## asx_soupbintcp_itch
module asx_soupbintcp_itch (
    input  wire        clk,
    input  wire        rst,
    input  wire        ip_payload_valid,
    input  wire [7:0]  ip_payload_data,
    input  wire        ip_payload_start,
    input  wire        ip_payload_end,
    output wire [15:0] tcp_src_port,
    output wire [15:0] tcp_dst_port,
    output wire [31:0] tcp_seq_num,
    output wire [31:0] tcp_ack_num,
    output wire [3:0] tcp_data_offset,
    output wire [7:0] tcp_flags,
    output wire [15:0] tcp_window,
    output wire tcp_flag_syn,
    output wire tcp_flag_ack,
    output wire tcp_flag_fin,
    output wire tcp_flag_rst,
    output wire tcp_flag_psh,
    output wire tcp_header_valid,
    output wire tcp_parse_error,
    output wire session_active,
    output wire [63:0] session_sequence,
    output wire [7:0] pkt_type,
    output wire pkt_type_valid,
    output wire pkt_heartbeat,
    output wire pkt_login_accepted,
    output wire pkt_login_rejected,
    output wire pkt_end_session,
    output wire [31:0] seq_data_count,
    output wire [31:0] heartbeat_count,
    output wire parse_error,
    output wire msg_valid,
    output wire [7:0] msg_type,
    output wire msg_error,
    output wire [31:0] timestamp,
    output wire [63:0] order_id,
    output wire [31:0] orderbook_id,
    output wire side,
    output wire add_order_valid,
    output wire add_order_start,
    output wire [63:0] quantity,
    output wire [31:0] price,
    output wire [15:0] order_attributes,
    output wire order_executed_valid,
    output wire [63:0] exec_quantity,
    output wire order_cancel_valid,
    output wire order_delete_valid,
    output wire order_replace_valid,
    output wire directory_valid,
    output wire system_event_valid,
    output wire [7:0] event_code,
    output wire [31:0] total_messages,
    output wire [31:0] parse_errors
);
Size: ~770 flip-flops, about 32000 sq um of cells after synthesis.
==> flow/config.mk <==
export PLATFORM = sky130hd
export DESIGN_NAME = asx_soupbintcp_itch
export DESIGN_NICKNAME = asx_soupbintcp_itch
export VERILOG_FILES = /design/flow/design.v
export SDC_FILE = /design/flow/constraint.sdc
export NUM_CORES = 4
export LEC_CHECK = 0
export ABC_AREA = 1
export CAP_MARGIN = 20
export CORE_ASPECT_RATIO = 1.33
export CORE_MARGIN = 2
export CORE_UTILIZATION = 72
export CTS_CLUSTER_DIAMETER = 396
export CTS_CLUSTER_SIZE = 99
export SLEW_MARGIN = 20
==> flow/constraint.sdc <==
create_clock -name core_clock -period 2.56 [get_ports {clk}]
set_input_delay 0.5120 -clock core_clock [delete_from_list [all_inputs] [get_ports {clk}]]
set_output_delay 0.5120 -clock core_clock [all_outputs]
set_load 0.01 [all_outputs]
run.sh (not shown) runs the stock make flow with config.mk's settings and CLKGATE_MAP_FILE=.
The baseline ended with an error in 5_1_grt (GRT-0232).
Rerun with:
- CORE_ASPECT_RATIO: 1.33 -> 0.5
- PLACE_DENSITY: default -> 0.4
The changed run stopped in 4_1_cts on DPL-0033.
Area after synthesis is unchanged.
Die size hardly moves.
Synthesized cell count is unchanged.
Rerun with:
- CORE_ASPECT_RATIO: 0.5 -> default
- CTS_CLUSTER_DIAMETER: 396 -> 397
- CTS_CLUSTER_SIZE: 99 -> default
- PLACE_DENSITY: 0.4 -> default
- clock period: 2.56 -> 1.45 ns (I/O delays scaled with it)
After rerunning: With this change the flow did not get past 3_5_place_dp. Synthesized cell count does not change. Synthesized area is unchanged. Die area is about the same.
Rerun with:
- CTS_CLUSTER_DIAMETER: 397 -> 394
- CTS_CLUSTER_SIZE: default -> 97
- PLACE_DENSITY: default -> 0.36
- clock period: 1.45 -> 2.77 ns (I/O delays scaled with it)
The new run ended with an error in 5_1_grt with GRT-0232.
Synthesized cell count is unchanged.
Die area stays the same.
Synthesized area does not change.
Rerun with:
- ABC_AREA: 1 -> default
- CORE_UTILIZATION: 72 -> 70
- CTS_CLUSTER_DIAMETER: 394 -> default
- CTS_CLUSTER_SIZE: 97 -> default
- PLACE_DENSITY: 0.36 -> default
- clock period: 2.77 -> 1.45 ns (I/O delays scaled with it)
With this change the flow never finished: it broke off in 3_5_place_dp.
Die size decreases by about 4.4%.
Synthesized cell count decreases by about 23%.
Synthesized area decreases by about 7%.
Rerun with:
- ABC_AREA: default -> 1
- CORE_ASPECT_RATIO: default -> 1.33
- CORE_UTILIZATION: 70 -> 62
- clock period: 1.45 -> 2.56 ns (I/O delays scaled with it)
Effect:
- The new run completed, yet does not pass: negative setup slack
- synthesized cell count goes up by 30%
- area after synthesis increases by 7.7%
- die area is higher by 21%


== run 1 ==
asx_soupbintcp_itch again, from the RTL that the note above started with.
Settings: LEC_CHECK=0, ABC_AREA=1, CAP_MARGIN=20, CORE_MARGIN=2, CORE_UTILIZATION=72, CTS_CLUSTER_DIAMETER=394, CTS_CLUSTER_SIZE=97, PLACE_DENSITY=0.86, SLEW_MARGIN=20; clock period 2.77 ns.
Run 1 terminated abnormally: 5_1_grt reported GRT-0232.
### run 1 -> run 2
# run 1
export LEC_CHECK = 0
export ABC_AREA = 1
export CAP_MARGIN = 20
export CORE_MARGIN = 2
export CORE_UTILIZATION = 72
export CTS_CLUSTER_DIAMETER = 394
export CTS_CLUSTER_SIZE = 97
export PLACE_DENSITY = 0.86
export SLEW_MARGIN = 20
create_clock -name core_clock -period 2.77 [get_ports {clk}]
# run 2
export LEC_CHECK = 0
export CAP_MARGIN = 20
export CORE_MARGIN = 2
export CORE_UTILIZATION = 40
export SLEW_MARGIN = 20
create_clock -name core_clock -period 3.83 [get_ports {clk}]
Notes after the runs:
Of run 1 and run 2, only run 2 finishes the flow clean. Compared with run 1, in run 2 count of cells resized by post-cts repair down 50, count of mapped cells out of synthesis down 23%, die size up about 66%. Cmp run 2 vs run 1: final weighted congestion in routability-driven placement lower in run 2. Taking run 1 as the reference point, the maximum level of the CTS H-tree of run 2 rises by 2. Part of the Yosys area used for sequential elements, run 1 and run 2: lower on run 1. In run 2, the number of buffers inserted to repair setup after CTS came out 10 below the value in run 1. Re number of flops mapped to enable cells by yosys: no difference whatsoever between run 1 and run 2. Yosys-reported design area after synthesis in run 2 is about 7% lower than in run 1. Lower die outline height was reported by run 1, not run 2.
The inputs of run 3 differ from those of run 2 as listed below.
# run 2
export LEC_CHECK = 0
export CAP_MARGIN = 20
export CORE_MARGIN = 2
export CORE_UTILIZATION = 40
export SLEW_MARGIN = 20
create_clock -name core_clock -period 3.83 [get_ports {clk}]
# run 3
export LEC_CHECK = 0
export CAP_MARGIN = 20
export CORE_MARGIN = 2
export CORE_UTILIZATION = 9
export SLEW_MARGIN = 20
create_clock -name core_clock -period 7.24 [get_ports {clk}]
Findings:
Taking run 2 as the reference, in run 3 critical path depth rose by 2; power share of the combinational group shows no meaningful change.
Between run 3 and run 2, it is run 3 whose first-iteration DRC count is higher, by 25.
Of run 3 and run 2, it is run 3 that has the higher wire length.
Summary: global-route wire length before repair, run 3 worse than run 2
Re core utilization: run 3 is 41 points down on run 2.
Min placed standard-cell area across run 2 and run 3: run 2
Changes in run 4 relative to run 3:
# run 3
export LEC_CHECK = 0
export CAP_MARGIN = 20
export CORE_MARGIN = 2
export CORE_UTILIZATION = 9
export SLEW_MARGIN = 20
create_clock -name core_clock -period 7.24 [get_ports {clk}]
# run 4
export LEC_CHECK = 0
export CAP_MARGIN = 20
export CORE_MARGIN = 2
export CORE_UTILIZATION = 40
export SLEW_MARGIN = 20
create_clock -name core_clock -period 3.63 [get_ports {clk}]
## What came out
Looking only at cell area, and setting everything else aside, the higher value of run 3 and run 4 goes to run 3.
For run 3, the top power group was the clock network, unlike run 4, where it was sequential cells.
Taking run 3 as the reference, in run 4 via count grew by 335; worst hold slack across all endpoints increased by 0.0062 ns relative to the old numbers.
Compared to run 3, run 4 shows a narrower setup margin.
[compare] base=run 3 new=run 4: total die size dropped 77%, combinational fraction of design power roughly the same.


Setup of build 2:
Starting RTL as in the previous note.
clock: 1.45 ns
lec_check: 0
abc_area: 1
cap_margin: 20
core_margin: 2
core_utilization: 72
cts_cluster_diameter: 397
cts_cluster_size: 10
setup_slack_margin: 0.43
slew_margin: 20
tns_end_percent: 5
The log for build 2 ends in detailed placement with error DPL-0038, so the run never completed.
Inputs modified between build 2 and build 57:
- CTS_CLUSTER_SIZE removed (was 10)
- TNS_END_PERCENT removed (was 5)
- ABC_AREA removed (was 1)
- CTS_CLUSTER_DIAMETER removed (was 397)
- CORE_UTILIZATION changed from 72 to 40
- SETUP_SLACK_MARGIN removed (was 0.43)
- the clock period (ns, I/O delays scaled along) changed from 1.45 to 5.0
The flow did not stop early for build 57: all stages ran, and the layout cleared the timing, DRC and antenna checks.
Cell row count, build 57 vs build 2: up by more than a quarter
Build 57 against build 2: simple-gate share of the synthesized area dropped 2.6 points; full die area climbed 66%; horizontal die dimension climbed about 30%.
Summary of build 57 over build 2: chip area from the yosys synthesis statistics down about 7%, synthesized cell count down about 23%, vertical die size up about 30%, cell count in the Yosys report down about 23%, multiplexer area fraction after synthesis up 2.0 points.


Starting RTL as in the previous note.
Settings: LEC_CHECK=0, CAP_MARGIN=20, CORE_MARGIN=2, CORE_UTILIZATION=60, CTS_CLUSTER_SIZE=36, SETUP_SLACK_MARGIN=0.53, SLEW_MARGIN=20; clock period 2.02 ns.
The first run did not get past global routing on DPL-0038.
Next try:
- CORE_ASPECT_RATIO: default -> 0.5
- CORE_UTILIZATION: 60 -> 62
- CTS_CLUSTER_SIZE: 36 -> default
- SETUP_SLACK_MARGIN: 0.53 -> default
- clock period: 2.02 -> 2.51 ns (I/O delays scaled with it)
The new run ran to the end with violations: negative setup slack. Synthesized area is unchanged. Die size went down by 3.0%. Synthesized cell count is unchanged.
Next try:
- CORE_ASPECT_RATIO: 0.5 -> default
- CORE_UTILIZATION: 62 -> 68
- CTS_CLUSTER_SIZE: default -> 31
- SETUP_SLACK_MARGIN: default -> 0.36
- clock period: 2.51 -> 2.02 ns (I/O delays scaled with it)
Effect: The changed run aborted during clock tree synthesis, error DPL-0038. Synthesized area stays the same. Die size is lower by about 9%. Synthesized cell count does not change.
Next try:
- ABC_AREA: default -> 1
- CORE_ASPECT_RATIO: default -> 0.5
- CTS_CLUSTER_DIAMETER: default -> 62
- CTS_CLUSTER_SIZE: 31 -> default
- SETUP_SLACK_MARGIN: 0.36 -> default
- clock period: 2.02 -> 2.51 ns (I/O delays scaled with it)
What happened: With this change the flow failed in global routing; area after synthesis climbs by about 8%; synthesized cell count increases by 30%; die size climbs by about 8%.
Next try:
- ABC_AREA: 1 -> default
- CORE_ASPECT_RATIO: 0.5 -> default
- CORE_UTILIZATION: 68 -> 57
- CTS_CLUSTER_DIAMETER: 62 -> default
- CTS_CLUSTER_SIZE: default -> 29
- clock period: 2.51 -> 2.02 ns (I/O delays scaled with it)
Now the flow produced a layout that fails on negative setup slack.
Area after synthesis fell by 7.1%.
Synthesized cell count fell by 23%.
Die size rose by 10%.


asx_soupbintcp_itch again, from the RTL that the note above started with.
clock: 3.55 ns
lec_check: 0
cap_margin: 10
core_margin: 2
core_utilization: 70
cts_cluster_diameter: 190
cts_cluster_size: 36
setup_slack_margin: 1.04
slew_margin: 20
The starting point stopped in global routing on GRT-0232.
Edit:
- CAP_MARGIN: 10 -> 20
- CORE_UTILIZATION: 70 -> 64
- CTS_CLUSTER_DIAMETER: 190 -> not set
- SETUP_SLACK_MARGIN: 1.04 -> 0.6
- clock period: 3.55 -> 2.02 ns (I/O delays scaled with it)
With this change the flow never finished: it broke off in clock tree synthesis with DPL-0038.
Synthesized cell count stays the same.
Die area is higher by 9.2%.
Area after synthesis does not change.
Edit:
- CORE_UTILIZATION: 64 -> 70
- SETUP_SLACK_MARGIN: 0.6 -> -0.2
- clock period: 2.02 -> 2.79 ns (I/O delays scaled with it)
=> The changed run aborted during global routing, error GRT-0116; die size decreases by 8.4%; area after synthesis stays the same; synthesized cell count does not change.
Edit:
- CORE_UTILIZATION: 70 -> 71
- CTS_CLUSTER_SIZE: 36 -> not set
- SETUP_SLACK_MARGIN: -0.2 -> not set
- clock period: 2.79 -> 3.63 ns (I/O delays scaled with it)
=>
- The changed run failed in global routing
- synthesized cell count does not change
- die size falls by 1.4%
- area after synthesis is unchanged


asx_soupbintcp_itch again, from the RTL that the note above started with.
Settings: LEC_CHECK=0, CAP_MARGIN=20, CORE_ASPECT_RATIO=0.99, CORE_MARGIN=2, CORE_UTILIZATION=57, CTS_CLUSTER_SIZE=32, GPL_TIMING_DRIVEN=1, PLACE_DENSITY_LB_ADDON=0.18, SLEW_MARGIN=40; clock period 2.33 ns.
The first run completed and failed the layout checks on setup timing.
Change:
--- a/flow/config.mk
+++ b/flow/config.mk
@@ -9 +9 @@
-export CORE_ASPECT_RATIO = 0.99
+export CORE_ASPECT_RATIO = 1.54
@@ -11,2 +11 @@
-export CORE_UTILIZATION = 57
-export CTS_CLUSTER_SIZE = 32
+export CORE_UTILIZATION = 65
@@ -14 +12,0 @@
-export PLACE_DENSITY_LB_ADDON = 0.18
==> flow/constraint.sdc (replaced) <==
create_clock -name core_clock -period 3.36 [get_ports {clk}]
set_input_delay 0.6720 -clock core_clock [delete_from_list [all_inputs] [get_ports {clk}]]
set_output_delay 0.6720 -clock core_clock [all_outputs]
set_load 0.01 [all_outputs]
With this change the flow passed the timing, DRC and antenna checks; first-iteration DRC count goes up by 25%; global-route usage goes up by 5.6 points; via count goes down by about 1.7%; wire length goes down by about 1.5%; sequential share of layout area goes up by 3.4 points; clock skew goes down by 0.0047 ns; worst setup slack is better by 0.61 ns; clock-buffer cell count goes down by 13.
Change:
--- a/flow/config.mk
+++ b/flow/config.mk
@@ -9 +9 @@
-export CORE_ASPECT_RATIO = 1.54
+export CORE_ASPECT_RATIO = 1.03
@@ -11 +11,2 @@
-export CORE_UTILIZATION = 65
+export CORE_UTILIZATION = 68
+export CTS_CLUSTER_SIZE = 36
==> flow/constraint.sdc (replaced) <==
create_clock -name core_clock -period 2.33 [get_ports {clk}]
set_input_delay 0.4660 -clock core_clock [delete_from_list [all_inputs] [get_ports {clk}]]
set_output_delay 0.4660 -clock core_clock [all_outputs]
set_load 0.01 [all_outputs]
Outcome: This time the run ended with an error in 4_1_cts; die size fell by 4.4%; synthesized area is unchanged; synthesized cell count does not change.
Change:
--- a/flow/config.mk
+++ b/flow/config.mk
@@ -9 +9 @@
-export CORE_ASPECT_RATIO = 1.03
+export CORE_ASPECT_RATIO = 0.99
@@ -11,2 +11,3 @@
-export CORE_UTILIZATION = 68
-export CTS_CLUSTER_SIZE = 36
+export CORE_UTILIZATION = 70
+export CTS_CLUSTER_DIAMETER = 355
+export CTS_CLUSTER_SIZE = 32
Result: With this change the flow never finished: it broke off in 5_1_grt, error GRT-0116; area after synthesis does not change; synthesized cell count is unchanged; die area came out lower by a few percent.
Change:
--- a/flow/config.mk
+++ b/flow/config.mk
@@ -9 +9 @@
-export CORE_ASPECT_RATIO = 0.99
+export CORE_ASPECT_RATIO = 1.54
@@ -11,3 +11,2 @@
-export CORE_UTILIZATION = 70
-export CTS_CLUSTER_DIAMETER = 355
-export CTS_CLUSTER_SIZE = 32
+export CORE_UTILIZATION = 66
+export CTS_CLUSTER_SIZE = 51
==> flow/constraint.sdc (replaced) <==
create_clock -name core_clock -period 2.77 [get_ports {clk}]
set_input_delay 0.5540 -clock core_clock [delete_from_list [all_inputs] [get_ports {clk}]]
set_output_delay 0.5540 -clock core_clock [all_outputs]
set_load 0.01 [all_outputs]
Result: The changed run finished but fails on setup timing. Die area is higher by 6.0%. Area after synthesis is unchanged. Synthesized cell count is unchanged.
Change:
--- a/flow/config.mk
+++ b/flow/config.mk
@@ -9 +9 @@
-export CORE_ASPECT_RATIO = 1.54
+export CORE_ASPECT_RATIO = 1.18
@@ -13,0 +14 @@
+export SETUP_SLACK_MARGIN = 0.51
==> flow/constraint.sdc (replaced) <==
create_clock -name core_clock -period 2.09 [get_ports {clk}]
set_input_delay 0.4180 -clock core_clock [delete_from_list [all_inputs] [get_ports {clk}]]
set_output_delay 0.4180 -clock core_clock [all_outputs]
set_load 0.01 [all_outputs]
=>
- With this change the flow died in 4_1_cts
- die area barely changes
- area after synthesis does not change
- synthesized cell count stays the same
Power is estimated from default activity; no workload was simulated.
